`flow/run.sh`:
```
#!/bin/bash
# the make line also repeats each setting of config.mk as NAME=value (left out here)
make -C /OpenROAD-flow-scripts/flow DESIGN_CONFIG=/design/flow/config.mk WORK_HOME=/design/flow/orfs CLKGATE_MAP_FILE= finish
```
`flow/config.mk`:
```
export PLATFORM = sky130hd
export DESIGN_NAME = APB_INT_Count
export DESIGN_NICKNAME = APB_INT_Count
export VERILOG_FILES = /design/flow/design.v
export SDC_FILE = /design/flow/constraint.sdc
export NUM_CORES = 4
export LEC_CHECK = 0
export ABC_AREA = 1
export CAP_MARGIN = 20
export CORE_MARGIN = 2
export CORE_UTILIZATION = 72
export CTS_CLUSTER_SIZE = 26
export HOLD_SLACK_MARGIN = 0.29
export PLACE_DENSITY_LB_ADDON = 0.01
export SETUP_SLACK_MARGIN = 1.07
export SLEW_MARGIN = 20
```
`flow/constraint.sdc`:
```
create_clock -name core_clock -period 3.76 [get_ports {PCLK}]
set_input_delay 0.7520 -clock core_clock [delete_from_list [all_inputs] [get_ports {PCLK}]]
set_output_delay 0.7520 -clock core_clock [all_outputs]
set_load 0.01 [all_outputs]
```
`flow/design.v`:
```
module APB_INT_Count#(
    parameter DATA_WIDTH = 32,
    parameter ADDR_WIDTH = 16
) 
(
    input  wire                     PCLK,         
    input  wire                     PRESETn,      
    input  wire                     PSEL,         
    input  wire                     PENABLE,      
    input  wire                     PWRITE,       
    input  wire [ADDR_WIDTH-1:0]    PADDR,        
    input  wire [DATA_WIDTH-1:0]    PWDATA,       
    output reg  [DATA_WIDTH-1:0]    PRDATA,       
    output reg                      PREADY,       
    output reg                      PSLVERR,      
    output  wire                    linux_irq,    
    output  wire                    lim_irq,      
    output  wire                    itim_irq,     
    input  wire                     linux_ack,    
    input  wire                     lim_ack,      
    input  wire                     itim_ack      
);
    reg [DATA_WIDTH-1:0] control_regs[0:3];           
    reg [DATA_WIDTH-1:0] linux_count[0:9];            
    reg [DATA_WIDTH-1:0] lim_count[0:9];              
    reg [DATA_WIDTH-1:0] itim_count[0:9];             
    reg invalid_access;   
    always @(posedge PCLK) begin
        if (!PRESETn) begin
            integer x;
            for (x = 0; x < 10; x = x + 1) begin
                linux_count[x] <= {DATA_WIDTH{1'b0}};
            end
        end else if (PSEL && PENABLE && PWRITE && (PADDR == 16'h0010)) begin
            linux_count[0] <= PWDATA;   
        end else if (linux_irq) begin
            linux_count[0] <= linux_count[0] + 1;
        end else if (linux_ack) begin
            integer j;
            for (j = 9; j > 0; j = j - 1) begin
                linux_count[j] <= linux_count[j-1];
            end
            linux_count[0] <= 0;
        end
    end
    always @(posedge PCLK) begin
        if (!PRESETn) begin
            integer y;
            for (y = 0; y < 10; y = y + 1) begin
                lim_count[y] <= {DATA_WIDTH{1'b0}};
            end
        end else if (PSEL && PENABLE && PWRITE && (PADDR == 16'h0040)) begin
            lim_count[0] <= PWDATA;   
        end else if (lim_irq) begin
            lim_count [0] <= lim_count[0] + 1;
        end else if (lim_ack) begin
            integer k;
            for (k = 9; k > 0; k = k - 1) begin 
                lim_count[k] <= lim_count[k-1];
            end
            lim_count[0] <= 0;
        end
    end
    always @(posedge PCLK) begin
        if (!PRESETn) begin
            integer z;
            for (z = 0; z < 10; z = z + 1) begin
                itim_count[z] <= {DATA_WIDTH{1'b0}};
            end
        end else if (PSEL && PENABLE && PWRITE && (PADDR == 16'h0080)) begin
            itim_count[0] <= PWDATA;   
        end else if (itim_irq) begin
            itim_count [0] <= itim_count[0] + 1;
        end else if (itim_ack) begin
            integer l;
            for (l = 9; l > 0; l = l - 1) begin
                itim_count[l] <= itim_count[l-1];
            end
            itim_count[0] <= 0;
        end
    end 
    localparam [31:0] VERSION = 32'h0000_0001;  
    assign linux_irq = control_regs[1][0];
    assign lim_irq = control_regs[2][0];
    assign itim_irq = control_regs[3][0];
    always @(posedge PCLK or negedge PRESETn) begin
        if (!PRESETn) begin
            integer i;
            for (i = 1; i < 4; i = i + 1) control_regs[i] <= {DATA_WIDTH{1'b0}};
            PREADY <= 1'b0;
            PRDATA <= {DATA_WIDTH{1'b0}};
            PSLVERR <= 1'b0;
            invalid_access <= 1'b0;
        end else begin
            PREADY <= 1'b1;
            PSLVERR <= 1'b0;
            if (linux_ack) begin
                control_regs[1][0] <= 0;
            end
            if (lim_ack) begin
                control_regs[2][0] <= 0;
            end            
            if (itim_ack) begin
                control_regs[3][0] <= 0;
            end
            invalid_access <= 1'b0;
            if (PSEL && PENABLE) begin
                if (PWRITE) begin  
                    case (PADDR)
                        16'h0000, 16'h0004, 16'h0008, 16'h000C:
                            control_regs[(PADDR >> 2)] <= PWDATA;
                        16'h0010, 16'h0040, 16'h0080: ;  
                        default: begin
                            invalid_access <= 1'b1;   
                        end
                    endcase
                end else begin
                    case (PADDR)
                        16'h0000: PRDATA <= VERSION;
                        16'h0004, 16'h0008, 16'h000C: PRDATA <= control_regs[(PADDR >> 2)];
                        16'h0010: PRDATA <= linux_count[0];
                        16'h0014: PRDATA <= linux_count[1];
                        16'h0018: PRDATA <= linux_count[2];
                        16'h001C: PRDATA <= linux_count[3];
                        16'h0020: PRDATA <= linux_count[4];
                        16'h0024: PRDATA <= linux_count[5];
                        16'h0028: PRDATA <= linux_count[6];
                        16'h002C: PRDATA <= linux_count[7];
                        16'h0030: PRDATA <= linux_count[8];
                        16'h0034: PRDATA <= linux_count[9];
                        16'h0040: PRDATA <= lim_count[0];
                        16'h0044: PRDATA <= lim_count[1];
                        16'h0048: PRDATA <= lim_count[2];
                        16'h004C: PRDATA <= lim_count[3];
                        16'h0050: PRDATA <= lim_count[4];
                        16'h0054: PRDATA <= lim_count[5];
                        16'h0058: PRDATA <= lim_count[6];
                        16'h005C: PRDATA <= lim_count[7];
                        16'h0060: PRDATA <= lim_count[8];
                        16'h0064: PRDATA <= lim_count[9];
                        16'h0080: PRDATA <= itim_count[0];
                        16'h0084: PRDATA <= itim_count[1];
                        16'h0088: PRDATA <= itim_count[2];
                        16'h008C: PRDATA <= itim_count[3];
                        16'h0090: PRDATA <= itim_count[4];
                        16'h0094: PRDATA <= itim_count[5];
                        16'h0098: PRDATA <= itim_count[6];
                        16'h009C: PRDATA <= itim_count[7];
                        16'h00A0: PRDATA <= itim_count[8];
                        16'h00A4: PRDATA <= itim_count[9];
                        default: begin
                            PRDATA <= {DATA_WIDTH{1'b0}};   
                            invalid_access <= 1'b1;         
                        end
                    endcase
                end 
                if (invalid_access) begin
                    PSLVERR <= 1'b1;
                    PREADY <= 1'b0;   
                end else begin
                    PSLVERR <= 1'b0;
                    PREADY <= 1'b1;   
                end
            end else begin
                    PREADY <= 1'b0;   
            end
        end
    end
endmodule
```
==> results of run 1 <==
routing by layer:
layer	share of wire (%)	up-vias	GRT usage (%)
li1	-	23600	-
met1	38	23600	61.8
met2	42	3312	64.2
met3	14	574	11.5
met4	5.9	6	24.3
met5	0.020	-	0
metrics by stage:
step	instance area [µm²]	std cells	utilization, %	hold slack (ns)
final	57900	8198	81.4	0.444
after global routing	57900	8192	81.3	0.457
after global placement	53200	7962	74.8	0.431
after CTS	57300	8171	80.5	0.445
after detailed placement	53200	7962	74.8	0.435
after floorplan	51600	7269	-	0.403
layout make-up:
cell class                 instances  area (µm²)
tap                              950        1190
timing repair inverter             2        15.0
clock inverter                    51         736
clock buffer                     156        3230
sequential                      1123       23500
timing repair buffer             267        3150
inverter                        1071        4030
fill                            4858       13300
multi-input combinational       4571       22000
antenna                            7        17.5
timing repair:
action                                 in CTS  in global routing
setup endpoints to repair                  37                604
resized                                    23                 82
pin swaps                                   0                  8
gates cloned                                1                 10
hold buffers                                1                  0
endpoints found under the hold margin       5                  0
setup buffers                               0                 10
==> run summary, run 1 <==
run metrics: total global-route track usage between 40% and 50%, final-layout setup total negative slack 0 ns, worst slew pin tran roughly 0.9 ns, maximum root-to-sink buffer count 3, instance tally after logic synthesis 7269, Critical R2R Launch lim_count[0][2], Peak supply drop a little over 500 µV, FF-to-FF path depth 8, Synth logic family AND-OR/OR-AND gates, Worst path depth 15, capture point of the worst path PRDATA[28], worst clock skew approximately 0.038 ns, reg2reg end lim_count[0][17], power of the combinational group approximately 0.0018 W, total iterations of the first detailed-routing run 8, total number of warnings across the stage logs approximately 54, Worst Hold Endpoint itim_count[9][15], starting DRC count in detailed routing 7940, Slew Limit Headroom about two fifths, critical path class primary input to flip-flop, CP most frequent cell sky130_fd_sc_hd__nand2_1, Routed WL per cell about 21 µm, share of total power in combinational logic under 10%, remaining routing DRC violations 0, yosys stat chip area 51500 µm², Post-Synth Adder-Cell Area 0.0729%, part of the cycle the worst path needs approximately 73%, number of warning messages in the yosys log 5, total length of routed wires around 170 mm, number of synthesized flops with an enable pin 32, Commonest cells post-synth 1452 x sky130_fd_sc_hd__o21ai_0, 1063 x sky130_fd_sc_hd__inv_1, 988 x sky130_fd_sc_hd__a21oi_1, CTS H-tree lvls 3, TritonCTS clock tree yes, TritonCTS Buffers 111, portion of netlist area occupied by mux cells 0%, Netlist cell types 41, sequential fraction of the synthesis area around 46%, slack of the worst reg-to-reg path 1.36 ns, largest area contributor in the synthesized netlist sky130_fd_sc_hd__dfxtp_1, die area 73700 µm², switching portion of total power between 20% and 30%, internal power consumption 0.0202 W, areal power density over the cells 463 nW/µm², Yosys top cell area share a little under two fifths, status finished clean, maximum number of pins on one net before global-route repair 140, hold violation total from the final report 0, total power ~0.027 W, clock root cell sky130_fd_sc_hd__clkbuf_16, global-route wire length before repair 260 mm, Startpoint Class primary input, total of flip-flops plus latches after synthesis 1123, Routed Antenna Nets 0, Highest Clock Rate around 360 MHz, Clock transition at path regs about 0.06 ns, final-report max-slew violation count 0, Die Wd 272 µm, RSZ-0062 raised after global routing true, switching power 0.00662 W, Most used DFF post-synth sky130_fd_sc_hd__dfxtp_1, Post-Syn Nets between 7000 and 8000, fraction of synthesized cell area in xor and xnor cells 0.493%, total overflow reported by the global router 0, relative area change from synthesis to final layout 12.3%, Final Setup Violations 0, HP Class flip-flop to flip-flop, half-perimeter wire length of the detailed placement result 112 mm, clk sinks around 1100, via density per instance roughly 6.2, Static Leak 22.9 nW, placement row count a little under 100, number of global-route vias before repair between 40000 and 50000, AND/OR/NAND/NOR Cells, Area Fraction 16.7%, ys async rst share a little under an eighth, Final Critical Period 2.75 ns, list of cells traversed by the critical path clkdlybuf4s50_1, nor2_4, buf_12, nand2_1, buf_6, nor2_1, nand2_1, buf_12, o21ai_1, nor2_2, nand2_1, nor2_2, nand2_1, nand2_1, nand2_1, Critical Path Fanout Max 32, total via count in the routed design about 51000, Clk network pwr share between 40% and 50%, critical path's slowest cell sky130_fd_sc_hd__clkdlybuf4s50_1, compound-gate portion of the synthesized area about a quarter, share of power burned in registers approximately half, highest cell delay on the worst timing path about 0.53 ns, power of the sequential group 0.0130 W, cell area after technology mapping around 52000 µm², # nets final between 7000 and 8000, antenna violations before repair 10, worst skew pair latency approximately 0.7 ns, biggest area cells sky130_fd_sc_hd__dfxtp_1 37%, sky130_fd_sc_hd__o21ai_0 14%, sky130_fd_sc_hd__a21oi_1 9.6%, sky130_fd_sc_hd__inv_1 7.7%, sky130_fd_sc_hd__dfrtp_1 6.4%, kind of cell with the highest combined delay on the critical path simple AND/OR/NAND/NOR gates, crit path capture type flip-flop, Data required, critical path ~4.4 ns, critical path data arrival time between 3 and 4 ns, heaviest power group sequential cells, final critical-path setup slack 1.01 ns, buffers added on ports 92, average instance area after synthesis between 7 and 8 µm², gpl congestion 1.00, Top Ports 93, hold path startpoint itim_count[9][15], area of the placeable core a little over 70000 µm², Buffers & Inverters on Critical Path 4, power drawn by the clock network 0.0120 W, Setup WS pre-CTS about 0.011 ns, Initial Util 72.4%, number of cells in the yosys synthesis report approximately 7300, MaxCap Viol Count 0, most numerous cell in the Yosys netlist sky130_fd_sc_hd__o21ai_0, number of instances on the worst hold path 2, CP startpoint PADDR[0], vertical die dimension 272 µm
==> inputs of run 2 (changes only) <==
CELL_PAD_IN_SITES_DETAIL_PLACEMENT = 2   (was not set)
CORE_ASPECT_RATIO = 0.73   (was not set)
CORE_MARGIN = 8   (was 2)
CORE_UTILIZATION = 51   (was 72)
CTS_CLUSTER_SIZE = 95   (was 26)
GPL_ROUTABILITY_DRIVEN = 0   (was not set)
HOLD_SLACK_MARGIN = not set   (was 0.29)
MIN_ROUTING_LAYER = met2   (was not set)
PLACE_DENSITY_LB_ADDON = not set   (was 0.01)
SETUP_SLACK_MARGIN = not set   (was 1.07)
SLEW_MARGIN = 10   (was 20)
clock period = 7.14 ns   (was 3.76 ns; I/O delays follow)
==> run 2 against run 1 <==
  * The run now fails in 3_5_place_dp
  * Synthesized cell count stayed put
  * Die size is 51% higher
  * Synthesized area stayed put
==> run summary, run 2 <==
run metrics: Netlist cell types 41 (unchanged), Top Ports 93 (unchanged), cell area after technology mapping 51500 µm² (unchanged), die area 112000 µm² (+51%), number of cells in the yosys synthesis report 7269 (unchanged), Post-Syn Nets 7328 (unchanged), portion of netlist area occupied by mux cells 0% (unchanged), sequential fraction of the synthesis area 45.5% (unchanged), Die Wd 388 µm (+43%), biggest area cells sky130_fd_sc_hd__dfxtp_1 37%, sky130_fd_sc_hd__o21ai_0 14%, sky130_fd_sc_hd__a21oi_1 9.6%, sky130_fd_sc_hd__inv_1 7.7%, sky130_fd_sc_hd__dfrtp_1 6.4%, Post-Synth Adder-Cell Area 0.0729% (unchanged), instance tally after logic synthesis 7269 (unchanged), buffers added on ports 92 (unchanged), average instance area after synthesis 7.09 µm² (unchanged), compound-gate portion of the synthesized area 24.9% (unchanged), Synth logic family AND-OR/OR-AND gates, total of flip-flops plus latches after synthesis 1123 (unchanged), Yosys top cell area share 37.3% (unchanged), yosys stat chip area 51500 µm² (unchanged), AND/OR/NAND/NOR Cells, Area Fraction 16.7% (unchanged), largest area contributor in the synthesized netlist sky130_fd_sc_hd__dfxtp_1, terminating stage of the flow 3_5_place_dp, fraction of synthesized cell area in xor and xnor cells 0.493% (unchanged), area of the placeable core 100000 µm² (+41%), status aborted with a tool error, number of warning messages in the yosys log 5 (unchanged), Initial Util 51.5% (-21 points), Most used DFF post-synth sky130_fd_sc_hd__dfxtp_1, ys async rst share 11.7% (unchanged), placement row count 99 (+1.0%), most numerous cell in the Yosys netlist sky130_fd_sc_hd__o21ai_0, Commonest cells post-synth 1452 x sky130_fd_sc_hd__o21ai_0, 1063 x sky130_fd_sc_hd__inv_1, 988 x sky130_fd_sc_hd__a21oi_1, error that halted the flow [ERROR DPL-0033] detailed placement checks failed during check placement., vertical die dimension 288 µm (+5.9%), number of synthesized flops with an enable pin 32 (unchanged)
==> run 2: per-stage QoR <==
stage,hold slack [ns],setup WS (ns),power (W),instances
global placement,0.433,2.01,0.00781,8247
floorplan,0.403,1.94,0.00752,7269
==> inputs of run 3 (changes only) <==
ABC_AREA = 0   (was 1)
CAP_MARGIN = 40   (was 20)
CELL_PAD_IN_SITES_DETAIL_PLACEMENT = not set   (was 2)
CORE_ASPECT_RATIO = not set   (was 0.73)
CORE_MARGIN = 3   (was 8)
CORE_UTILIZATION = 16   (was 51)
CTS_CLUSTER_DIAMETER = 309   (was not set)
CTS_CLUSTER_SIZE = not set   (was 95)
GPL_ROUTABILITY_DRIVEN = not set   (was 0)
MIN_ROUTING_LAYER = not set   (was met2)
PLACE_DENSITY_LB_ADDON = 0.24   (was not set)
SETUP_SLACK_MARGIN = 0.0   (was not set)
SLEW_MARGIN = 20   (was 10)
TNS_END_PERCENT = 50   (was not set)
clock period = 6.05 ns   (was 7.14 ns; I/O delays follow)
==> run 3 against run 2 <==
  * Synthesized cell count shrank 19%
  * Now clean on timing, DRC and antenna
  * Synthesized area is 8.3% lower
  * Die size rose to 2.7 times the previous value
==> run summary, run 3 <==
run metrics: status finished clean, Commonest cells post-synth 1948 x sky130_fd_sc_hd__nand2_1, 974 x sky130_fd_sc_hd__a21oi_1, 960 x sky130_fd_sc_hd__dfxtp_1, areal power density over the cells roughly 270 nW/µm², relative area change from synthesis to final layout 21.1%, hold violation total from the final report 0, TritonCTS clock tree yes, Final Critical Period about 4.5 ns, Clk network pwr share about half, switching power between 0.003 and 0.004 W, antenna violations before repair 18, CTS Hold Bufs 0, Startpoint Class primary input, Highest Clock Rate around 220 MHz, Synth logic family AND-OR/OR-AND gates, Critical R2R Launch linux_count[0][0], list of cells traversed by the critical path clkdlybuf4s50_1, or4b_1, nor4_2, buf_4, buf_4, a22oi_1, nand2_1, nor4_1, nand4_1, a22o_1, starting DRC count in detailed routing about 5000, power of the combinational group 0.000667 W, number of synthesized flops with an enable pin 0 (-100%), total iterations of the first detailed-routing run 7, remaining routing DRC violations 0, Netlist cell types 82 (+100%), TritonCTS Buffers around 120, total length of routed wires 231 mm, final-layout setup total negative slack 0 ns, Data required, critical path around 6.7 ns, Die Wd 549 µm (+42%), total overflow reported by the global router 0, CTS H-tree lvls 3, share of power burned in registers ~47%, worst skew pair latency between 0.7 and 0.8 ns, FF-to-FF path depth 7, yosys stat chip area 47200 µm² (-8.3%), # nets final ~5900, critical path data arrival time roughly 5 ns, power of the sequential group 0.00721 W, Slew Limit Headroom roughly 33%, total via count in the routed design around 45000, area of the placeable core 292000 µm² (+190%), switching portion of total power roughly 25%, total of flip-flops plus latches after synthesis 1091 (-2.8%), instance tally after logic synthesis 5902 (-19%), Static Leak roughly 18 nW, CP most frequent cell sky130_fd_sc_hd__buf_4, HP Class primary input to asynchronous set/reset pin, Routed WL per cell 23.5 µm, part of the cycle the worst path needs 73.6%, number of cells in the yosys synthesis report 5902 (-19%), final critical-path setup slack 1.60 ns, CP startpoint PADDR[5], largest area contributor in the synthesized netlist sky130_fd_sc_hd__dfxtp_1, Post-Synth Adder-Cell Area 0.0795% (+0.0066 points), most numerous cell in the Yosys netlist sky130_fd_sc_hd__nand2_1, MaxCap Viol Count 0, ys async rst share 12.0% (+0.34 points), reg2reg end linux_count[0][30], number of post-CTS setup repair buffers 0, Most used DFF post-synth sky130_fd_sc_hd__dfxtp_1, kind of cell with the highest combined delay on the critical path simple AND/OR/NAND/NOR gates, AND/OR/NAND/NOR Cells, Area Fraction 21.8% (+5.1 points), internal power consumption between 0.01 and 0.015 W, RSZ-0062 raised after global routing false, half-perimeter wire length of the detailed placement result approximately 150 mm, Peak supply drop 226 µV, heaviest power group the clock network, number of warning messages in the yosys log 5 (unchanged), count of filler cells inserted in the layout 32600, clk sinks ~1100, vertical die dimension 549 µm (+91%), die area 302000 µm² (+170%), Initial Util 16.2% (-35 points), biggest area cells sky130_fd_sc_hd__dfxtp_1 41%, sky130_fd_sc_hd__nand2_1 15%, sky130_fd_sc_hd__a21oi_1 10%, sky130_fd_sc_hd__dfrtp_1 6.9%, sky130_fd_sc_hd__a22oi_1 3.9%, via density per instance 4.60, cell area after technology mapping 47200 µm² (-8.3%), worst slew pin tran roughly 1 ns, Worst path depth 10, Yosys top cell area share 40.7% (+3.4 points), sequential fraction of the synthesis area 47.6% (+2.1 points), worst clock skew approximately 0.046 ns, maximum number of pins on one net before global-route repair ~190, Clock transition at path regs 0.06 ns, worst hold slack 0.352 ns, compound-gate portion of the synthesized area 21.9% (-3.0 points), Routed Antenna Nets 0, global-route wire length before repair 324 mm, slack of the worst reg-to-reg path between 2 and 3 ns, capture point of the worst path PRDATA[19], Critical Path Fanout Max 20, Post-Syn Nets 5961 (-19%), Gates resized, CTS repair 0, clock root cell sky130_fd_sc_hd__clkbuf_16, Top Ports 93 (unchanged), Buffers & Inverters on Critical Path 3, number of global-route vias before repair 42100, highest cell delay on the worst timing path 0.94 ns, fraction of synthesized cell area in xor and xnor cells 0.519% (+0.026 points), power drawn by the clock network approximately 0.0075 W, total number of warnings across the stage logs approximately 50, buffers added on ports 92 (unchanged), portion of netlist area occupied by mux cells 3.03% (+3.0 points), critical path class primary input to flip-flop, Setup WS pre-CTS 0.963 ns, gpl congestion approximately 0.86, placement row count 198 (+100%), crit path capture type flip-flop, critical path's slowest cell sky130_fd_sc_hd__or4b_1, final-report max-slew violation count 0, Final Setup Violations 0, maximum root-to-sink buffer count 3, share of total power in combinational logic about 4.3%, average instance area after synthesis 8.00 µm² (+13%), total global-route track usage between 10 and 15%
run 3: area by class of cell:
type                       instances  area, µm²  area share [%]
multi-input combinational       4299      22800            39.9
sequential                      1091      22500            39.4
tap                             3900       4880            8.54
clock buffer                     190       3560            6.23
timing repair buffer             295       2970            5.19
clock inverter                    32        384           0.672
inverter                          12       52.6          0.0919
antenna                           10       25.0          0.0438
run 3: metrics by stage:
stage               cells  util [%]  area [µm²]  total power [W]
floorplan            5902         -       47200          0.00770
global placement     9573      18.1       53000          0.00803
detailed placement   9591      18.2       53100          0.00803
CTS                  9813      19.5       57100           0.0156
global route         9820      19.5       57100           0.0159
finish               9829      19.6       57200           0.0154
run 3: metal layers:
metal  vias to the layer above  global-route usage [%]  share of wire [%]
met3                       376                    2.76                7.2
li1                      20500                       -                  -
met1                     22600                    19.9                 44
met5                         -                       0              0.023
met4                         8                    5.76                4.1
met2                      1827                    22.9                 45
==> inputs of run 4 (changes only) <==
ABC_AREA = not set   (was 0)
CAP_MARGIN = 20   (was 40)
CORE_MARGIN = 2   (was 3)
CORE_UTILIZATION = 72   (was 16)
CTS_CLUSTER_DIAMETER = not set   (was 309)
PLACE_DENSITY = 0.42   (was not set)
PLACE_DENSITY_LB_ADDON = not set   (was 0.24)
SETUP_SLACK_MARGIN = not set   (was 0.0)
TNS_END_PERCENT = not set   (was 50)
clock period = 5.06 ns   (was 6.05 ns; I/O delays follow)
==> run 4 against run 3 <==
  * Largest cell class unchanged
  * Via count is 3.6% higher
  * Register-to-register slack worse by 0.83 ns
  * Total power is 15% higher
  * Synthesized area stayed put
  * Synthesized cell count stayed put
  * Die size is 78% lower
  * Still clean
  * First-iteration DRC count is 56% higher
==> run summary, run 4 <==
run metrics: power of the sequential group 0.00862 W (+20%), Worst path depth 9 (-1), MaxCap Viol Count 0 (unchanged), biggest area cells sky130_fd_sc_hd__dfxtp_1 41%, sky130_fd_sc_hd__nand2_1 15%, sky130_fd_sc_hd__a21oi_1 10%, sky130_fd_sc_hd__dfrtp_1 6.9%, sky130_fd_sc_hd__a22oi_1 3.9%, Data required, critical path 5.60 ns (-1.14 ns), hold violation total from the final report 0 (unchanged), Critical Path Fanout Max 19 (-5.0%), switching power 0.00408 W (+7.0%), AND/OR/NAND/NOR Cells, Area Fraction 21.8% (unchanged), dpl cell area 49000 µm² (-7.7%), RSZ-0062 raised after global routing false, Clock transition at path regs 0.06 ns (about the same), critical path's slowest cell sky130_fd_sc_hd__a2111oi_0, list of cells traversed by the critical path clkdlybuf4s50_1, or4b_1, nor4_4, buf_4, a222oi_1, a21boi_0, nand4_1, a2111oi_0, o21ai_0, CTS H-tree lvls 3 (unchanged), Routed WL per cell 26.0 µm (+11%), kind of cell with the highest combined delay on the critical path AND-OR/OR-AND gates, number of synthesized flops with an enable pin 0 (unchanged), worst skew pair latency 0.70 ns (-0.09 ns), placement row count 93 (-53%), part of the cycle the worst path needs 84.4% (+11 points), final critical-path setup slack 0.790 ns (-0.809 ns), TritonCTS Buffers 105 (-9.5%), Setup WS pre-CTS 0.198 ns (-0.765 ns), share of total power in combinational logic 4.2% (about the same), area of the placeable core 64700 µm² (-78%), internal power consumption 0.0136 W (+17%), total overflow reported by the global router 0 (unchanged), Post-Synth Adder-Cell Area 0.0795% (unchanged), worst clock skew 0.0265 ns (-0.0197 ns), highest cell delay on the worst timing path 0.94 ns (about the same), Startpoint Class primary input, Final Critical Period around 4.3 ns, status finished clean, gpl congestion 0.994 (+15%), total of flip-flops plus latches after synthesis 1091 (unchanged), number of post-CTS setup repair buffers 0 (unchanged), Final Setup Violations 0 (unchanged), capture point of the worst path PRDATA[7], CP startpoint PADDR[4], switching portion of total power 23.1% (-1.6 points), final-report max-slew violation count 0 (unchanged), Post-Syn Nets 5961 (unchanged), portion of netlist area occupied by mux cells 3.03% (unchanged), global-route wire length before repair 260 mm (-20%), total power 0.0177 W (+15%), Clk network pwr share 47.0% (-1.9 points), total length of routed wires 175 mm (-24%), relative area change from synthesis to final layout 11.7%, Yosys top cell area share 40.7% (unchanged), Synth logic family AND-OR/OR-AND gates, total via count in the routed design 46900 (+3.6%), heaviest power group sequential cells, Top Ports 93 (unchanged), ys async rst share 12.0% (unchanged), instance tally after logic synthesis 5902 (unchanged), maximum root-to-sink buffer count 3 (unchanged), FF-to-FF path depth 8 (+1), average instance area after synthesis 8.00 µm² (unchanged), CTS Hold Bufs 0 (unchanged), TritonCTS clock tree yes, largest area contributor in the synthesized netlist sky130_fd_sc_hd__dfxtp_1, slack of the worst reg-to-reg path 1.91 ns (-0.83 ns), areal power density over the cells 335 nW/µm² (+24%), Highest Clock Rate about 230 MHz, Commonest cells post-synth 1948 x sky130_fd_sc_hd__nand2_1, 974 x sky130_fd_sc_hd__a21oi_1, 960 x sky130_fd_sc_hd__dfxtp_1, most numerous cell in the Yosys netlist sky130_fd_sc_hd__nand2_1, Die Wd 260 µm (-53%), Initial Util 73.0% (+57 points), fraction of synthesized cell area in xor and xnor cells 0.519% (unchanged), crit path capture type flip-flop, post-layout instance area 52800 µm² (-7.7%), critical path data arrival time 4.81 ns (-0.33 ns), Peak supply drop 285 µV (+26%), Routed Antenna Nets 0 (unchanged), reg2reg end linux_count[0][24], clock root cell sky130_fd_sc_hd__clkbuf_16, die area 67600 µm² (-78%), half-perimeter wire length of the detailed placement result 110 mm (-26%), maximum number of pins on one net before global-route repair 149 (-20%), Slew Limit Headroom 13.0% (-20 points), power drawn by the clock network 0.00830 W (+10%), count of filler cells inserted in the layout 4335 (-87%), Netlist cell types 82 (unchanged), HP Class primary input to asynchronous set/reset pin, power of the combinational group 0.000739 W (+11%), # nets final 5844 (-0.51%), antenna violations before repair 8 (-10), Static Leak 18.0 nW (-1.6%), total iterations of the first detailed-routing run 16 (+9), buffers added on ports 92 (unchanged), Buffers & Inverters on Critical Path 2 (-1), clk sinks 1091 (unchanged), Most used DFF post-synth sky130_fd_sc_hd__dfxtp_1, final cell utilization of the core 81.5% (+62 points), total number of warnings across the stage logs 56 (+12%), sequential fraction of the synthesis area 47.6% (unchanged), number of global-route vias before repair 42900 (+2.0%), yosys stat chip area 47200 µm² (unchanged), share of power burned in registers 48.8% (+2.0 points), vertical die dimension 260 µm (-53%), Critical R2R Launch linux_count[0][0], worst slew pin tran 1.29 ns (+0.287 ns), starting DRC count in detailed routing 7841 (+56%), critical path class primary input to flip-flop, total global-route track usage 50.6% (+36 points), Gates resized, CTS repair 0 (unchanged), number of cells in the yosys synthesis report 5902 (unchanged), remaining routing DRC violations 0 (unchanged), via density per instance 6.96 (+51%), final-layout setup total negative slack 0 ns (unchanged), number of warning messages in the yosys log 5 (unchanged), compound-gate portion of the synthesized area 21.9% (unchanged), cell area after technology mapping 47200 µm² (unchanged)
[run 4: metal layers]
| metal | vias to the layer above | global-route usage, % | share of wire [%] |
|---|---|---|---|
| met2 | 3696 | 73.3 | 41 |
| met5 | - | 1.21 | 0.099 |
| met1 | 21700 | 61.7 | 33 |
| met4 | 10 | 44.1 | 11 |
| met3 | 1098 | 14.4 | 15 |
| li1 | 20400 | - | - |
[run 4: final cells by class]
class	count	area [µm²]	share of cell area [%]
repair buffers	276	2720	5.16
multi-input cells	4299	22700	43.1
clock buffers	164	3200	6.07
flip-flops and latches	1091	22500	42.6
clock inverters	34	462	0.875
inverters	12	52.6	0.0996
diodes	4	10.0	0.0190
well taps	855	1070	2.03
[run 4: stage by stage]
stage,cells,hold WS [ns]
floorplan,5902,0.393
global placement,6531,0.412
detailed placement,6531,0.416
CTS,6729,0.296
global route,6733,0.302
finish,6735,0.283
==> inputs of run 5 (changes only) <==
ABC_AREA = 1   (was not set)
SETUP_SLACK_MARGIN = 0.66   (was not set)
clock period = 3.76 ns   (was 5.06 ns; I/O delays follow)
==> run 5 against run 4 <==
  * Now fails the layout checks on hold timing
  * Utilization fell by 0.76 points
  * Register-to-register slack worse by 0.81 ns
  * Combinational power up 140%
  * Die size rose by 9.0%
  * Sequential share of layout area down 1.8 points
  * Critical path type unchanged
  * Largest cell class is now sequential cells
==> run summary, run 5 <==
run metrics: starting DRC count in detailed routing 7286 (-7.1%), area of the placeable core 71100 µm² (+9.9%), Buffers & Inverters on Critical Path 4 (+2), TritonCTS Buffers 111 (+5.7%), number of cells in the yosys synthesis report 7269 (+23%), total iterations of the first detailed-routing run 8 (-8), hold violation total from the final report 3 (+3), worst slew pin tran 0.942 ns (-0.350 ns), fraction of synthesized cell area in xor and xnor cells 0.493% (-0.026 points), clock root cell sky130_fd_sc_hd__clkbuf_16, dpl cell area 53700 µm² (+9.6%), total number of warnings across the stage logs 32 (-43%), critical path's slowest cell sky130_fd_sc_hd__clkdlybuf4s50_1, most numerous cell in the Yosys netlist sky130_fd_sc_hd__o21ai_0, CP startpoint PADDR[6], buffers added on ports 92 (unchanged), Worst path depth 11 (+2), clk sinks 1123 (+2.9%), Highest Clock Rate 333 MHz, Critical R2R Launch lim_count[0][0], total global-route track usage 44.5% (-6.1 points), kind of cell with the highest combined delay on the critical path simple AND/OR/NAND/NOR gates, gpl congestion 1.02 (+3.1%), placement row count 98 (+5.4%), highest cell delay on the worst timing path 0.52 ns (-0.42 ns), switching portion of total power 25.0% (+1.9 points), status complete, but fails checks, count of filler cells inserted in the layout 4892 (+13%), largest area contributor in the synthesized netlist sky130_fd_sc_hd__dfxtp_1, Critical Path Fanout Max 37 (+18), Yosys top cell area share 37.3% (-3.4 points), final-report max-slew violation count 0 (unchanged), remaining routing DRC violations 0 (unchanged), Final Critical Period between 3 and 4 ns, Routed Antenna Nets 0 (unchanged), half-perimeter wire length of the detailed placement result 115 mm (+4.3%), Slew Limit Headroom 37.1% (+24 points), maximum number of pins on one net before global-route repair 107 (-28%), total overflow reported by the global router 0 (unchanged), list of cells traversed by the critical path clkdlybuf4s50_1, inv_1, nor2_1, nand2_1, nor2_4, nand3_4, nand3_4, buf_12, buf_12, o21ai_0, a21oi_1, FF-to-FF path depth 9 (+1), RSZ-0062 raised after global routing false, AND/OR/NAND/NOR Cells, Area Fraction 16.7% (-5.1 points), final critical-path setup slack 0.756 ns (-0.0339 ns), number of synthesized flops with an enable pin 32 (+32), share of power burned in registers 49.8% (+1.0 points), Synth logic family AND-OR/OR-AND gates, worst hold slack -0.0258 ns (-0.309 ns), share of total power in combinational logic 6.9% (+2.7 points), Post-Synth Adder-Cell Area 0.0729% (-0.0066 points), final cell utilization of the core 80.8% (-0.76 points), crit path capture type flip-flop, die area 73700 µm² (+9.0%), final-layout setup total negative slack 0 ns (unchanged), Die Wd 272 µm (+4.4%), CTS Hold Bufs 0 (unchanged), Peak supply drop 436 µV (+53%), total via count in the routed design 50400 (+7.5%), ys async rst share 11.7% (-0.34 points), compound-gate portion of the synthesized area 24.9% (+3.0 points), Startpoint Class primary input, via density per instance 6.13 (-12%), FF/Latch Area 23500 µm² (+4.3%), reg2reg end lim_count[0][30], relative area change from synthesis to final layout 11.5%, average instance area after synthesis 7.09 µm² (-11%), Clk network pwr share 43.2% (-3.8 points), biggest area cells sky130_fd_sc_hd__dfxtp_1 37%, sky130_fd_sc_hd__o21ai_0 14%, sky130_fd_sc_hd__a21oi_1 9.6%, sky130_fd_sc_hd__inv_1 7.7%, sky130_fd_sc_hd__dfrtp_1 6.4%, Netlist cell types 41 (-50%), vertical die dimension 272 µm (+4.4%), Post-Syn Nets 7328 (+23%), slack of the worst reg-to-reg path 1.10 ns (-0.81 ns), CTS H-tree lvls 3 (unchanged), worst clock skew 0.0262 ns (-0.000285 ns), sequential fraction of the synthesis area 45.5% (-2.1 points), Initial Util 72.4% (-0.54 points), antenna violations before repair 8 (unchanged), portion of netlist area occupied by mux cells 0% (-3.0 points), cell area after technology mapping 51500 µm² (+9.1%), Most used DFF post-synth sky130_fd_sc_hd__dfxtp_1, Data required, critical path 4.37 ns (-1.23 ns), critical path data arrival time 3.62 ns (-1.19 ns), switching power 0.00651 W (+60%), TritonCTS clock tree yes, power of the combinational group 0.00181 W (+140%), number of post-CTS setup repair buffers 0 (unchanged), number of warning messages in the yosys log 5 (unchanged), total length of routed wires 168 mm (-4.0%), violated checks hold timing, maximum root-to-sink buffer count 3 (unchanged), total of flip-flops plus latches after synthesis 1123 (+2.9%), Setup WS pre-CTS 0.0110 ns (-0.187 ns), Final Setup Violations 0 (unchanged), Top Ports 93 (unchanged), post-layout instance area 57400 µm² (+8.9%), HP Class primary input to asynchronous set/reset pin, Static Leak 22.8 nW (+26%), internal power consumption 0.0196 W (+44%), number of global-route vias before repair 45900 (+6.8%), capture point of the worst path lim_count[6][12], instance tally after logic synthesis 7269 (+23%), power of the sequential group 0.0130 W (+51%), critical path class primary input to flip-flop, Clock transition at path regs 0.06 ns (about the same), worst skew pair latency 0.69 ns (about the same), area of the multi-input gates 21800 µm² (-4.3%), Commonest cells post-synth 1452 x sky130_fd_sc_hd__o21ai_0, 1063 x sky130_fd_sc_hd__inv_1, 988 x sky130_fd_sc_hd__a21oi_1, # nets final 7233 (+24%), yosys stat chip area 51500 µm² (+9.1%), power drawn by the clock network 0.0113 W (+36%), global-route wire length before repair 259 mm (-0.59%), Routed WL per cell 20.5 µm (-21%), part of the cycle the worst path needs 79.9% (-4.5 points), heaviest power group sequential cells, MaxCap Viol Count 0 (unchanged), areal power density over the cells 454 nW/µm² (+36%)
run 5: area by class of cell:
| class | count | area share, % |
|---|---|---|
| sequential | 1123 | 40.8 |
| multi-input combinational | 4569 | 37.9 |
| inverter | 1071 | 7.00 |
| timing repair buffer | 298 | 5.76 |
| clock buffer | 170 | 5.64 |
| tap | 950 | 2.07 |
| clock inverter | 36 | 0.795 |
| antenna | 2 | 0.00871 |
run 5: through the flow:
step | std cells | hold WS [ns] | power [W]
floorplan | 7269 | 0.403 | 0.0143
detailed placement | 8011 | 0.434 | 0.0150
global placement | 8011 | 0.430 | 0.0149
CTS | 8217 | 0.000907 | 0.0260
finish | 8219 | -0.0258 | 0.0261
global route | 8217 | 0.00474 | 0.0268
run 5: metal layers:
metal / up-vias / part of all wire [%] / global-route usage (%)
met4: 8 / 5.8 / 23.6
met1: 23200 / 38 / 61.2
li1: 23700 / - / -
met3: 535 / 13 / 10.5
met5: - / 0.027 / 0
met2: 2987 / 42 / 65.2
run 5: what timing repair did:
item / in CTS / in global routing
pin swaps: 0 / 0
endpoints found under the setup margin: 1 / 2
gates cloned: 0 / 0
gates resized: 1 / 2
==> inputs of run 6 (changes only) <==
ABC_AREA = not set   (was 1)
CORE_UTILIZATION = 71   (was 72)
CTS_CLUSTER_SIZE = 26   (was not set)
PLACE_DENSITY = not set   (was 0.42)
PLACE_DENSITY_LB_ADDON = 0.01   (was not set)
SETUP_SLACK_MARGIN = 1.07   (was 0.66)
==> run 6 against run 5 <==
  * The run now finishes clean
  * Global-route usage increased by 12 points
  * Clock skew increased by 0.011 ns
  * Cell count shrank 15%
  * Final area fell by 1.1%
==> run summary, run 6 <==
run metrics: Synth logic family AND-OR/OR-AND gates, power of the combinational group 0.00129 W (-29%), Slew Limit Headroom 4.65% (-32 points), instance tally after logic synthesis 5902 (-19%), total of flip-flops plus latches after synthesis 1091 (-2.8%), heaviest power group the clock network, die area 68600 µm² (-7.0%), cell area after technology mapping 47200 µm² (-8.3%), switching portion of total power 23.5% (-1.5 points), power drawn by the clock network 0.0117 W (+4%), worst slew pin tran 1.42 ns (+0.473 ns), portion of netlist area occupied by mux cells 3.03% (+3.0 points), sequential fraction of the synthesis area 47.6% (+2.1 points), average instance area after synthesis 8.00 µm² (+13%), Routed WL per cell 29.6 µm (+45%), Post-Synth Adder-Cell Area 0.0795% (+0.0066 points), placement row count 94 (-4.1%), half-perimeter wire length of the detailed placement result 115 mm (+0.66%), most numerous cell in the Yosys netlist sky130_fd_sc_hd__nand2_1, total via count in the routed design 51200 (+1.6%), power of the sequential group 0.0116 W (-10%), Critical R2R Launch linux_count[0][9], list of cells traversed by the critical path buf_2, nand2b_1, o2111ai_1, nand3_1, a2111oi_0, nand4_1, a22o_1, share of power burned in registers 47.2% (-2.6 points), count of filler cells inserted in the layout 3607 (-26%), biggest area cells sky130_fd_sc_hd__dfxtp_1 41%, sky130_fd_sc_hd__nand2_1 15%, sky130_fd_sc_hd__a21oi_1 10%, sky130_fd_sc_hd__dfrtp_1 6.9%, sky130_fd_sc_hd__a22oi_1 3.9%, global-route wire length before repair 288 mm (+11%), kind of cell with the highest combined delay on the critical path AND-OR/OR-AND gates, CP startpoint PADDR[2], Most used DFF post-synth sky130_fd_sc_hd__dfxtp_1, antenna violations before repair 18 (+10), internal power consumption 0.0188 W (-3.9%), final-report max-slew violation count 0 (unchanged), maximum root-to-sink buffer count 3 (unchanged), number of cells in the yosys synthesis report 5902 (-19%), switching power 0.00578 W (-11%), final cell utilization of the core 86.4% (+5.6 points), Clock transition at path regs 0.06 ns (about the same), Routed Antenna Nets 0 (unchanged), # nets final 6064 (-16%), Peak supply drop 551 µV (+27%), remaining routing DRC violations 0 (unchanged), Commonest cells post-synth 1948 x sky130_fd_sc_hd__nand2_1, 974 x sky130_fd_sc_hd__a21oi_1, 960 x sky130_fd_sc_hd__dfxtp_1, ys async rst share 12.0% (+0.34 points), AND/OR/NAND/NOR Cells, Area Fraction 21.8% (+5.1 points), vertical die dimension 262 µm (-3.5%), post-layout instance area 56800 µm² (-1.1%), part of the cycle the worst path needs 74.3% (-5.5 points), starting DRC count in detailed routing 10300 (+42%), clk sinks 1091 (-2.8%), FF-to-FF path depth 8 (-1), maximum number of pins on one net before global-route repair 110 (+2.8%), Buffers & Inverters on Critical Path 1 (-3), fraction of synthesized cell area in xor and xnor cells 0.519% (+0.026 points), Final Setup Violations 0 (unchanged), worst skew pair latency 0.72 ns (+0.03 ns), worst clock skew 0.0376 ns (+0.0114 ns), critical path data arrival time 3.40 ns (-0.22 ns), areal power density over the cells 433 nW/µm² (-4.6%), CTS Hold Bufs 0 (unchanged), Initial Util 71.8% (-0.62 points), Die Wd 262 µm (-3.5%), buffers added on ports 92 (unchanged), largest area contributor in the synthesized netlist sky130_fd_sc_hd__dfxtp_1, share of total power in combinational logic 5.3% (-1.6 points), critical path's slowest cell sky130_fd_sc_hd__o2111ai_1, Clk network pwr share 47.6% (+4.4 points), slack of the worst reg-to-reg path 1.15 ns (+0.05 ns), Top Ports 93 (unchanged), Yosys top cell area share 40.7% (+3.4 points), total overflow reported by the global router 0 (unchanged), HP Class primary input to asynchronous set/reset pin, relative area change from synthesis to final layout 20.3%, status finished clean, area of the placeable core 65700 µm² (-7.6%), via density per instance 7.33 (+20%), hold violation total from the final report 0 (-3), Critical Path Fanout Max 15 (-59%), Netlist cell types 82 (+100%), total global-route track usage 56.6% (+12 points), reg2reg end linux_count[0][30], clock root cell sky130_fd_sc_hd__clkbuf_16, capture point of the worst path PRDATA[6], TritonCTS Buffers 106 (-4.5%), compound-gate portion of the synthesized area 21.9% (-3.0 points), number of global-route vias before repair 45600 (-0.58%), dpl cell area 50500 µm² (-6.0%), MaxCap Viol Count 0 (unchanged), highest cell delay on the worst timing path 1.06 ns (+0.54 ns), number of warning messages in the yosys log 5 (unchanged), CTS H-tree lvls 3 (unchanged), RSZ-0062 raised after global routing false, TritonCTS clock tree yes, Data required, critical path 4.36 ns (about the same), FF/Latch Area 22500 µm² (-4.0%), area of the multi-input gates 23100 µm² (+6.1%), Final Critical Period 2.80 ns (-0.209 ns), Worst path depth 7 (-4), Startpoint Class primary input, total length of routed wires 207 mm (+23%), crit path capture type flip-flop, worst hold slack 0.0172 ns (+0.0430 ns), gpl congestion 1.01 (-1.7%), Static Leak 20.0 nW (-12%), yosys stat chip area 47200 µm² (-8.3%), Post-Syn Nets 5961 (-19%), critical path class primary input to flip-flop, total iterations of the first detailed-routing run 13 (+5), Highest Clock Rate 358 MHz (+7.5%), number of synthesized flops with an enable pin 0 (-100%), total number of warnings across the stage logs 42 (+31%)
[run 6: area by class of cell]
class,instances,share of cell area [%]
inverters,12,0.0925
well taps,864,1.90
clock inverters,45,1.21
multi-input cells,4300,40.6
diodes,25,0.110
clock buffers,152,5.54
repair buffers,494,10.9
flip-flops and latches,1091,39.6
[run 6: routing by layer]
layer	GRT usage (%)	vias up	part of all wire, %
met5	0	-	0.15
li1	-	20900	-
met3	23.0	1810	17
met1	66.6	23600	31
met2	78.5	4889	39
met4	52.2	22	13
[run 6: timing repair]
item	in CTS	in global routing
setup endpoints to repair	1032	562
cloned	20	16
pin swaps	27	29
endpoints found under the hold margin	0	0
gates resized	75	89
setup buffers	63	38
[run 6: per-stage QoR]
| step | power [W] | TNS [ns] | worst slack [ns] | instances |
|---|---|---|---|---|
| finish | 0.0246 | 0 | 0.965 | 6983 |
| global route | 0.0249 | 0 | 0.991 | 6960 |
| CTS | 0.0242 | 0 | 1.07 | 6904 |
| detailed placement | 0.0129 | -0.0524 | -0.0524 | 6624 |
| global placement | 0.0129 | -0.0373 | -0.0373 | 6624 |
| floorplan | 0.0125 | 0 | 0.848 | 5902 |
==> inputs of run 7 (changes only) <==
CORE_UTILIZATION = 72   (was 71)
CTS_CLUSTER_DIAMETER = 374   (was not set)
CTS_CLUSTER_SIZE = 14   (was 26)
PLACE_DENSITY_LB_ADDON = 0.06   (was 0.01)
SETUP_SLACK_MARGIN = 1.53   (was 1.07)
clock period = 5.34 ns   (was 3.76 ns; I/O delays follow)
==> run 7 against run 6 <==
  * Die size down 1.4%
  * Routed wire length down 13%
  * Setup slack better by 0.49 ns
  * Largest cell class unchanged
  * Utilization down 6.8 points
  * Flip-flop count unchanged
  * Still clean on timing, DRC and antenna
  * Synthesized area unchanged
==> run summary, run 7 <==
run metrics: most numerous cell in the Yosys netlist sky130_fd_sc_hd__nand2_1, capture point of the worst path PRDATA[18], Top Ports 93 (unchanged), Peak supply drop 277 µV (-50%), worst skew pair latency 0.68 ns (-0.04 ns), portion of netlist area occupied by mux cells 3.03% (unchanged), vertical die dimension 260 µm (-0.69%), part of the cycle the worst path needs 72.8% (-1.5 points), power of the sequential group 0.00816 W (-30%), buffers added on ports 92 (unchanged), Routed Antenna Nets 0 (unchanged), internal power consumption 0.0113 W (-40%), CTS H-tree lvls 3 (unchanged), largest area contributor in the synthesized netlist sky130_fd_sc_hd__dfxtp_1, Commonest cells post-synth 1948 x sky130_fd_sc_hd__nand2_1, 974 x sky130_fd_sc_hd__a21oi_1, 960 x sky130_fd_sc_hd__dfxtp_1, critical path's slowest cell sky130_fd_sc_hd__nor3_1, gpl congestion 1.03 (+2.4%), highest cell delay on the worst timing path 0.96 ns (-0.10 ns), number of global-route vias before repair 42800 (-6.2%), RSZ-0062 raised after global routing false, maximum root-to-sink buffer count 3 (unchanged), Routed WL per cell 27.0 µm (-8.9%), total iterations of the first detailed-routing run 9 (-4), reg2reg end lim_count[2][16], Post-Synth Adder-Cell Area 0.0795% (unchanged), kind of cell with the highest combined delay on the critical path simple AND/OR/NAND/NOR gates, heaviest power group sequential cells, list of cells traversed by the critical path clkdlybuf4s50_1, or4_4, or2_2, nor3_1, a222oi_1, nand3_1, nor4_1, o21ai_1, Data required, critical path 5.93 ns (+1.57 ns), total overflow reported by the global router 0 (unchanged), post-placement cell count 6510 (-1.7%), Clk network pwr share 40.6% (-7.0 points), global-route wire length before repair 262 mm (-9.2%), cell area after technology mapping 47200 µm² (unchanged), critical path class primary input to flip-flop, placement row count 93 (-1.1%), number of warning messages in the yosys log 5 (unchanged), Final Setup Violations 0 (unchanged), FF-to-FF path depth 6 (-2), Non-Filler Instances 6662 (-4.6%), Die Wd 260 µm (-0.69%), Static Leak 17.4 nW (-13%), average instance area after synthesis 8.00 µm² (unchanged), fraction of synthesized cell area in xor and xnor cells 0.519% (unchanged), Yosys top cell area share 40.7% (unchanged), AND/OR/NAND/NOR Cells, Area Fraction 21.8% (unchanged), starting DRC count in detailed routing 7900 (-23%), Initial Util 73.0% (+1.2 points), power of the combinational group 0.000713 W (-45%), TritonCTS clock tree yes, total global-route track usage 51.2% (-5.5 points), area of the placeable core 64700 µm² (-1.6%), Critical Path Fanout Max 9 (-6), compound-gate portion of the synthesized area 21.9% (unchanged), Final Critical Period slightly below 4 ns, share of total power in combinational logic 4.8% (-0.5 points), hold violation total from the final report 0 (unchanged), areal power density over the cells 290 nW/µm² (-33%), slack of the worst reg-to-reg path 1.70 ns (+0.55 ns), worst hold slack 0.379 ns (+0.362 ns), Worst path depth 8 (+1), relative area change from synthesis to final layout 9.01%, critical path data arrival time 4.48 ns (+1.08 ns), crit path capture type flip-flop, remaining routing DRC violations 0 (unchanged), sequential fraction of the synthesis area 47.6% (unchanged), # nets final 5820 (-4.0%), Slew Limit Headroom 15.8% (+11 points), final-report max-slew violation count 0 (unchanged), status finished clean, final-layout setup total negative slack 0 ns (unchanged), worst clock skew 0.0325 ns (-0.00514 ns), MaxCap Viol Count 0 (unchanged), Most used DFF post-synth sky130_fd_sc_hd__dfxtp_1, total of flip-flops plus latches after synthesis 1091 (unchanged), via density per instance 7.04 (-3.9%), clock root cell sky130_fd_sc_hd__clkbuf_16, count of filler cells inserted in the layout 4618 (+28%), yosys stat chip area 47200 µm² (unchanged), instance tally after logic synthesis 5902 (unchanged), die area 67600 µm² (-1.4%), Highest Clock Rate 257 MHz, Synth logic family AND-OR/OR-AND gates, TritonCTS Buffers 87 (-18%), Startpoint Class primary input, maximum number of pins on one net before global-route repair 183 (+66%), Buffers & Inverters on Critical Path 1 (unchanged), final cell utilization of the core 79.6% (-6.8 points), ys async rst share 12.0% (unchanged), Netlist cell types 82 (unchanged), total number of warnings across the stage logs 61 (+45%), switching portion of total power 24.0% (+0.50 points), worst slew pin tran 1.26 ns (-0.154 ns), power drawn by the clock network 0.00605 W (-48%), switching power 0.00359 W (-38%), CP startpoint PADDR[13], total length of routed wires 180 mm (-13%), Post-Syn Nets 5961 (unchanged), share of power burned in registers 54.7% (+7.5 points), total power 0.0149 W (-39%), clk sinks 1091 (unchanged), half-perimeter wire length of the detailed placement result 110 mm (-5.0%), number of cells in the yosys synthesis report 5902 (unchanged), total via count in the routed design 46900 (-8.4%), antenna violations before repair 10 (-8), Critical R2R Launch control_regs[2][0], HP Class primary input to asynchronous set/reset pin, number of synthesized flops with an enable pin 0 (unchanged), Clock transition at path regs 0.08 ns (+0.02 ns), biggest area cells sky130_fd_sc_hd__dfxtp_1 41%, sky130_fd_sc_hd__nand2_1 15%, sky130_fd_sc_hd__a21oi_1 10%, sky130_fd_sc_hd__dfrtp_1 6.9%, sky130_fd_sc_hd__a22oi_1 3.9%, CTS Hold Bufs 0 (unchanged)
## run 7: final cells by class
cell class | instances | area, µm² | share of cell area (%)
Multi-Input combinational cell | 4302 | 22800 | 44.3
Sequential cell | 1091 | 22500 | 43.7
Timing Repair Buffer | 267 | 2590 | 5.02
Clock buffer | 124 | 2360 | 4.58
Tap cell | 855 | 1070 | 2.08
Clock inverter | 5 | 87.6 | 0.170
Inverter | 12 | 52.6 | 0.102
Antenna cell | 6 | 15.0 | 0.0292
## run 7: layer usage
metal | GRT usage [%] | routed length [µm] | vias up
met2 | 72.6 | 72000 | 3785
met1 | 62.4 | 59300 | 21600
met4 | 44.4 | 19900 | 18
met5 | 1.35 | 216 | -
li1 | - | - | 20300
met3 | 16.5 | 28300 | 1170
## run 7: per-stage QoR
step	setup slack (ns)	instance area [µm²]
after global placement	0.746	48800
after floorplan	1.93	47200
after CTS	1.49	51200
after global routing	1.51	51500
after detailed placement	0.748	48800
final	1.45	51500
## run 7: timing repair
action	4_1_cts	5_1_grt
endpoints found under the setup margin	27	289
gates resized	2	17
pin swaps	1	2
cloned	0	5
buffers inserted	0	11
==> inputs of run 8 (changes only) <==
ABC_AREA = 1   (was not set)
CAP_MARGIN = 40   (was 20)
CORE_ASPECT_RATIO = 1.46   (was not set)
CTS_CLUSTER_DIAMETER = 271   (was 374)
CTS_CLUSTER_SIZE = 10   (was 14)
HOLD_SLACK_MARGIN = 0.28   (was not set)
PLACE_DENSITY = 0.45   (was not set)
PLACE_DENSITY_LB_ADDON = not set   (was 0.06)
SETUP_SLACK_MARGIN = 1.12   (was 1.53)
clock period = 3.78 ns   (was 5.34 ns; I/O delays follow)
==> run 8 against run 7 <==
  * Clock skew fell by 0.0080 ns
  * First-iteration DRC count fell by 25%
  * Final area rose by 11%
  * Count of clock-buffer cells in the layout rose by 52
  * Global-route usage fell by 7.6 points
  * Largest cell class is now sequential cells
  * Largest power group unchanged
==> run summary, run 8 <==
run metrics: number of warning messages in the yosys log 5 (unchanged), maximum root-to-sink buffer count 3 (unchanged), sequential fraction of the synthesis area 45.5% (-2.1 points), switching power 0.00642 W (+79%), total length of routed wires 164 mm (-8.7%), die area 73800 µm² (+9.0%), Most used DFF post-synth sky130_fd_sc_hd__dfxtp_1, Post-Synth Adder-Cell Area 0.0729% (-0.0066 points), biggest area cells sky130_fd_sc_hd__dfxtp_1 37%, sky130_fd_sc_hd__o21ai_0 14%, sky130_fd_sc_hd__a21oi_1 9.6%, sky130_fd_sc_hd__inv_1 7.7%, sky130_fd_sc_hd__dfrtp_1 6.4%, portion of netlist area occupied by mux cells 0% (-3.0 points), Critical R2R Launch lim_count[0][1], yosys stat chip area 51500 µm² (+9.1%), hold violation total from the final report 0 (unchanged), Routed WL per cell 20.2 µm (-25%), starting DRC count in detailed routing 5907 (-25%), top layer in use met5, Netlist cell types 41 (-50%), CP startpoint control_regs[3][0], Data required, critical path 3.02 ns (-2.91 ns), total overflow reported by the global router 0 (unchanged), power of the sequential group 0.0129 W (+58%), global-route wire length before repair 250 mm (-4.3%), list of cells traversed by the critical path clkdlybuf4s50_1, # nets final 7216 (+24%), total global-route track usage 43.6% (-7.6 points), Commonest cells post-synth 1452 x sky130_fd_sc_hd__o21ai_0, 1063 x sky130_fd_sc_hd__inv_1, 988 x sky130_fd_sc_hd__a21oi_1, reg2reg end lim_count[0][27], Final Setup Violations 0 (unchanged), final critical-path setup slack 1.13 ns (-0.316 ns), vertical die dimension 327 µm (+26%), crit path capture type output port, final-layout setup total negative slack 0 ns (unchanged), RSZ-0062 raised after global routing true, internal power consumption 0.0196 W (+73%), hold path startpoint linux_count[9][23], ys async rst share 11.7% (-0.34 points), Initial Util 72.7% (-0.29 points), Startpoint Class flip-flop, relative area change from synthesis to final layout 11.2%, heaviest power group sequential cells, capture point of the worst path itim_irq, total of flip-flops plus latches after synthesis 1123 (+2.9%), number of cells in the yosys synthesis report 7269 (+23%), worst skew pair latency 0.75 ns (+0.07 ns), fraction of synthesized cell area in xor and xnor cells 0.493% (-0.026 points), clock root cell sky130_fd_sc_hd__clkbuf_16, total via count in the routed design 50000 (+6.6%), remaining routing DRC violations 0 (unchanged), total number of warnings across the stage logs 46 (-25%), Die Wd 225 µm (-13%), Worst path depth 1 (-7), Routed Antenna Nets 0 (unchanged), TritonCTS Buffers 130 (+49%), clk sinks 1123 (+2.9%), Setup WS pre-CTS 0.332 ns (-0.416 ns), wire length on met3 15.6 mm (-45%), Clock transition at path regs 0.06 ns (-0.02 ns), total iterations of the first detailed-routing run 6 (-3), buffers added on ports 92 (unchanged), dpl cell area 53300 µm² (+9.2%), cell area after technology mapping 51500 µm² (+9.1%), antenna violations before repair 19 (+9), Worst Hold Endpoint linux_count[9][23], final-report max-slew violation count 0 (unchanged), worst clock skew 0.0245 ns (-0.00802 ns), critical path's slowest cell sky130_fd_sc_hd__clkdlybuf4s50_1, Post-Syn Nets 7328 (+23%), Peak supply drop 536 µV (+93%), critical path class flip-flop to output port, Highest Clock Rate 378 MHz, Final Critical Period 2.65 ns, areal power density over the cells 454 nW/µm² (+57%), area of the placeable core 70900 µm² (+9.5%), instance tally after logic synthesis 7269 (+23%), HP Class flip-flop to flip-flop, maximum number of pins on one net before global-route repair 170 (-7.1%), Top Ports 93 (unchanged), met2 layer wire length in the routed design 75.9 mm (+5.4%), FF-to-FF path depth 10 (+4), power of the combinational group 0.00177 W (+150%), Critical Path Fanout Max 5 (-4), largest area contributor in the synthesized netlist sky130_fd_sc_hd__dfxtp_1, total power 0.0260 W (+74%), Buffers & Inverters on Critical Path 1 (unchanged), Met1 Wirelength 58.1 mm (-1.9%), share of power burned in registers 49.6% (-5.1 points), via density per instance 6.15 (-13%), worst hold slack 0.443 ns (+0.0638 ns), status finished clean, kind of cell with the highest combined delay on the critical path buffers and inverters, share of total power in combinational logic 6.8% (+2.0 points), placement row count 118 (+27%), Static Leak 22.7 nW (+31%), gpl congestion 1.07 (+4.0%), CTS H-tree lvls 4 (+1), number of global-route vias before repair 46500 (+8.7%), MaxCap Viol Count 0 (unchanged), power drawn by the clock network 0.0113 W (+87%), compound-gate portion of the synthesized area 24.9% (+3.0 points), most numerous cell in the Yosys netlist sky130_fd_sc_hd__o21ai_0, average instance area after synthesis 7.09 µm² (-11%), Slew Limit Headroom 37.5% (+22 points), AND/OR/NAND/NOR Cells, Area Fraction 16.7% (-5.1 points), switching portion of total power 24.7% (+0.64 points), post-layout instance area 57300 µm² (+11%), Yosys top cell area share 37.3% (-3.4 points), half-perimeter wire length of the detailed placement result 111 mm (+0.88%), worst slew pin tran 0.935 ns (-0.326 ns), Clk network pwr share 43.6% (+3.0 points), highest cell delay on the worst timing path 0.60 ns (-0.36 ns), TritonCTS clock tree yes, number of instances on the worst hold path 2, part of the cycle the worst path needs 70.0% (-2.8 points), Synth logic family AND-OR/OR-AND gates, critical path data arrival time 1.89 ns (-2.59 ns), number of synthesized flops with an enable pin 32 (+32), slack of the worst reg-to-reg path 1.24 ns (-0.46 ns)
==> run 8: layout make-up <==
type / instances / area, µm²
repair buffers: 260 / 3070
diodes: 9 / 22.5
well taps: 900 / 1130
repair inverters: 2 / 15.0
clock inverters: 10 / 135
inverters: 1071 / 4030
fillers: 4953 / 13600
flip-flops and latches: 1123 / 23500
multi-input cells: 4569 / 21900
clock buffers: 176 / 3550
==> run 8: stage by stage <==
stage	std cells	util (%)
floorplan	7269	-
global placement	7911	75.2
detailed placement	7911	75.2
CTS	8098	80.4
global route	8113	80.8
finish	8120	80.8
==> run 8: repair_timing <==
| action | in CTS | in global routing |
|---|---|---|
| hold buffers | 1 | 0 |
| cloned | 0 | 4 |
| hold endpoints to repair | 17 | 0 |
| pin swaps | 0 | 4 |
| setup endpoints to repair | 12 | 337 |
| resized | 7 | 48 |
| buffers inserted | 0 | 9 |
==> run 8: layer usage <==
layer,vias to the layer above,GRT usage [%]
li1,23600,-
met1,22900,49.7
met2,2665,70.3
met3,779,10.4
met4,16,34.1
met5,-,0
==> inputs of run 9 (changes only) <==
ABC_AREA = not set   (was 1)
CAP_MARGIN = 20   (was 40)
CORE_ASPECT_RATIO = not set   (was 1.46)
CTS_CLUSTER_DIAMETER = not set   (was 271)
CTS_CLUSTER_SIZE = 40   (was 10)
HOLD_SLACK_MARGIN = not set   (was 0.28)
PLACE_DENSITY = not set   (was 0.45)
PLACE_DENSITY_LB_ADDON = 0.26   (was not set)
SETUP_SLACK_MARGIN = 0.91   (was 1.12)
==> run 9 against run 8 <==
  * Still clean on timing, DRC and antenna
  * Die size shrank 8.3%
  * First-iteration DRC count increased by 80%
  * Sequential share of layout area decreased by 0.24 points
  * Global-route usage grew 11 points
  * Total power is 8.1% lower
  * Clock power hardly changed
  * Utilization increased by 4.6 points
  * Flip-flop count is 32 lower
  * Non-clock buffer count is 168 higher
  * Largest cell class is now multi-input combinational cells
==> run summary, run 9 <==
run metrics: status finished clean, area of the placeable core 64700 µm² (-8.7%), buffers added on ports 92 (unchanged), power of the sequential group 0.0115 W (-10%), Yosys top cell area share 40.7% (+3.4 points), Clock transition at path regs 0.07 ns (about the same), instance tally after logic synthesis 5902 (-19%), Peak supply drop 502 µV (-6.3%), number of synthesized flops with an enable pin 0 (-100%), Initial Util 73.0% (+0.29 points), largest area contributor in the synthesized netlist sky130_fd_sc_hd__dfxtp_1, power drawn by the clock network 0.0112 W (about the same), antenna violations before repair 11 (-8), number of cells in the yosys synthesis report 5902 (-19%), worst clock skew 0.0350 ns (+0.0106 ns), Clk network pwr share 47.0% (+3.4 points), kind of cell with the highest combined delay on the critical path AND-OR/OR-AND gates, clock root cell sky130_fd_sc_hd__clkbuf_16, Highest Clock Rate 325 MHz (-14%), highest cell delay on the worst timing path 0.50 ns (-0.10 ns), via density per instance 7.20 (+17%), portion of netlist area occupied by mux cells 3.03% (+3.0 points), Data required, critical path 4.33 ns (+1.31 ns), CP startpoint PADDR[6], total iterations of the first detailed-routing run 14 (+8), biggest area cells sky130_fd_sc_hd__dfxtp_1 41%, sky130_fd_sc_hd__nand2_1 15%, sky130_fd_sc_hd__a21oi_1 10%, sky130_fd_sc_hd__dfrtp_1 6.9%, sky130_fd_sc_hd__a22oi_1 3.9%, crit path capture type flip-flop, capture point of the worst path PRDATA[18], clk sinks 1091 (-2.8%), Slew Limit Headroom 13.8% (-24 points), total of flip-flops plus latches after synthesis 1091 (-2.8%), count of filler cells inserted in the layout 3706 (-25%), Worst path depth 10 (+9), part of the cycle the worst path needs 81.4% (+11 points), Routed Antenna Nets 0 (unchanged), reg2reg end lim_count[0][25], MaxCap Viol Count 0 (unchanged), AND/OR/NAND/NOR Cells, Area Fraction 21.8% (+5.1 points), Post-Syn Nets 5961 (-19%), die area 67600 µm² (-8.3%), cell area after technology mapping 47200 µm² (-8.3%), global-route wire length before repair 280 mm (+12%), areal power density over the cells 433 nW/µm² (-4.7%), CTS H-tree lvls 3 (-1), Final Setup Violations 0 (unchanged), Die Wd 260 µm (+15%), switching power 0.00564 W (-12%), # nets final 5998 (-17%), HP Class primary input to asynchronous set/reset pin, Synth logic family AND-OR/OR-AND gates, compound-gate portion of the synthesized area 21.9% (-3.0 points), gpl congestion 1.03 (-3.9%), Top Ports 93 (unchanged), Final Critical Period 3.08 ns (+0.431 ns), vertical die dimension 260 µm (-21%), Non-Filler Instances 6896 (-15%), total overflow reported by the global router 0 (unchanged), power of the combinational group 0.00115 W (-35%), hold violation total from the final report 0 (unchanged), total length of routed wires 197 mm (+20%), worst slew pin tran 1.28 ns (+0.344 ns), slack of the worst reg-to-reg path 0.88 ns (-0.36 ns), Post-Synth Adder-Cell Area 0.0795% (+0.0066 points), heaviest power group sequential cells, fraction of synthesized cell area in xor and xnor cells 0.519% (+0.026 points), total via count in the routed design 49700 (-0.64%), sequential fraction of the synthesis area 47.6% (+2.1 points), RSZ-0062 raised after global routing true, critical path's slowest cell sky130_fd_sc_hd__a222oi_1, relative area change from synthesis to final layout 17.0%, most numerous cell in the Yosys netlist sky130_fd_sc_hd__nand2_1, placement row count 93 (-21%), half-perimeter wire length of the detailed placement result 118 mm (+6.7%), final-report max-slew violation count 0 (unchanged), yosys stat chip area 47200 µm² (-8.3%), number of warning messages in the yosys log 5 (unchanged), final cell utilization of the core 85.4% (+4.6 points), Most used DFF post-synth sky130_fd_sc_hd__dfxtp_1, internal power consumption 0.0183 W (-6.7%), post-placement cell count 6632 (-16%), ys async rst share 12.0% (+0.34 points), FF-to-FF path depth 7 (-3), critical path data arrival time 3.63 ns (+1.74 ns), Commonest cells post-synth 1948 x sky130_fd_sc_hd__nand2_1, 974 x sky130_fd_sc_hd__a21oi_1, 960 x sky130_fd_sc_hd__dfxtp_1, Startpoint Class primary input, worst skew pair latency 0.71 ns (-0.04 ns), share of total power in combinational logic 4.8% (-2.0 points), Static Leak 19.4 nW (-15%), Netlist cell types 82 (+100%), Buffers & Inverters on Critical Path 3 (+2), average instance area after synthesis 8.00 µm² (+13%), total number of warnings across the stage logs 39 (-15%), critical path class primary input to flip-flop, list of cells traversed by the critical path dlygate4sd2_1, buf_4, nor4b_2, buf_12, nand2_1, o21ai_0, a222oi_1, nand3_1, nor4_1, o21ai_1, remaining routing DRC violations 0 (unchanged), TritonCTS Buffers 106 (-18%), share of power burned in registers 48.2% (-1.4 points), Critical R2R Launch lim_count[0][0], maximum number of pins on one net before global-route repair 189 (+11%), Critical Path Fanout Max 22 (+17), maximum root-to-sink buffer count 3 (unchanged), Routed WL per cell 28.5 µm (+41%), number of global-route vias before repair 45400 (-2.4%), switching portion of total power 23.6% (-1.1 points), starting DRC count in detailed routing 10600 (+80%), total global-route track usage 54.8% (+11 points), TritonCTS clock tree yes
## run 9: layer usage
metal,vias up,part of all wire [%],GRT usage [%]
li1,20700,-,-
met1,22600,31,65.2
met2,4700,39,78.1
met3,1561,17,18.8
met4,8,12,49.3
met5,-,0.077,1.85
## run 9: metrics by stage
step / hold WS (ns) / power, W / setup TNS (ns) / cell area (µm²) / worst slack (ns)
floorplan: 0.393 / 0.0124 / 0 / 48100 / 0.861
global placement: 0.441 / 0.0128 / -0.0843 / 50600 / -0.0155
detailed placement: 0.446 / 0.0128 / -0.0816 / 50600 / -0.0528
CTS: 0.0761 / 0.0237 / 0 / 54400 / 0.873
global route: 0.0844 / 0.0243 / 0 / 55200 / 0.812
finish: 0.0555 / 0.0239 / 0 / 55300 / 0.703
## run 9: layout make-up
class / count / area [µm²] / share of cell area (%)
diodes: 11 / 27.5 / 0.0498
clock buffers: 161 / 3240 / 5.87
clock inverters: 38 / 462 / 0.836
inverters: 12 / 52.6 / 0.0951
multi-input cells: 4300 / 22900 / 41.5
flip-flops and latches: 1091 / 22500 / 40.7
well taps: 855 / 1070 / 1.94
repair buffers: 428 / 4960 / 8.98
## run 9: what timing repair did
action                     4_1_cts  5_1_grt
pin swaps                        1       17
buffers inserted                 1       38
hold buffers                     0        0
setup endpoints to repair       44      568
gates cloned                     0       15
hold endpoints to repair         0        0
resized                         20       47
Power and IR drop assume default switching activity.
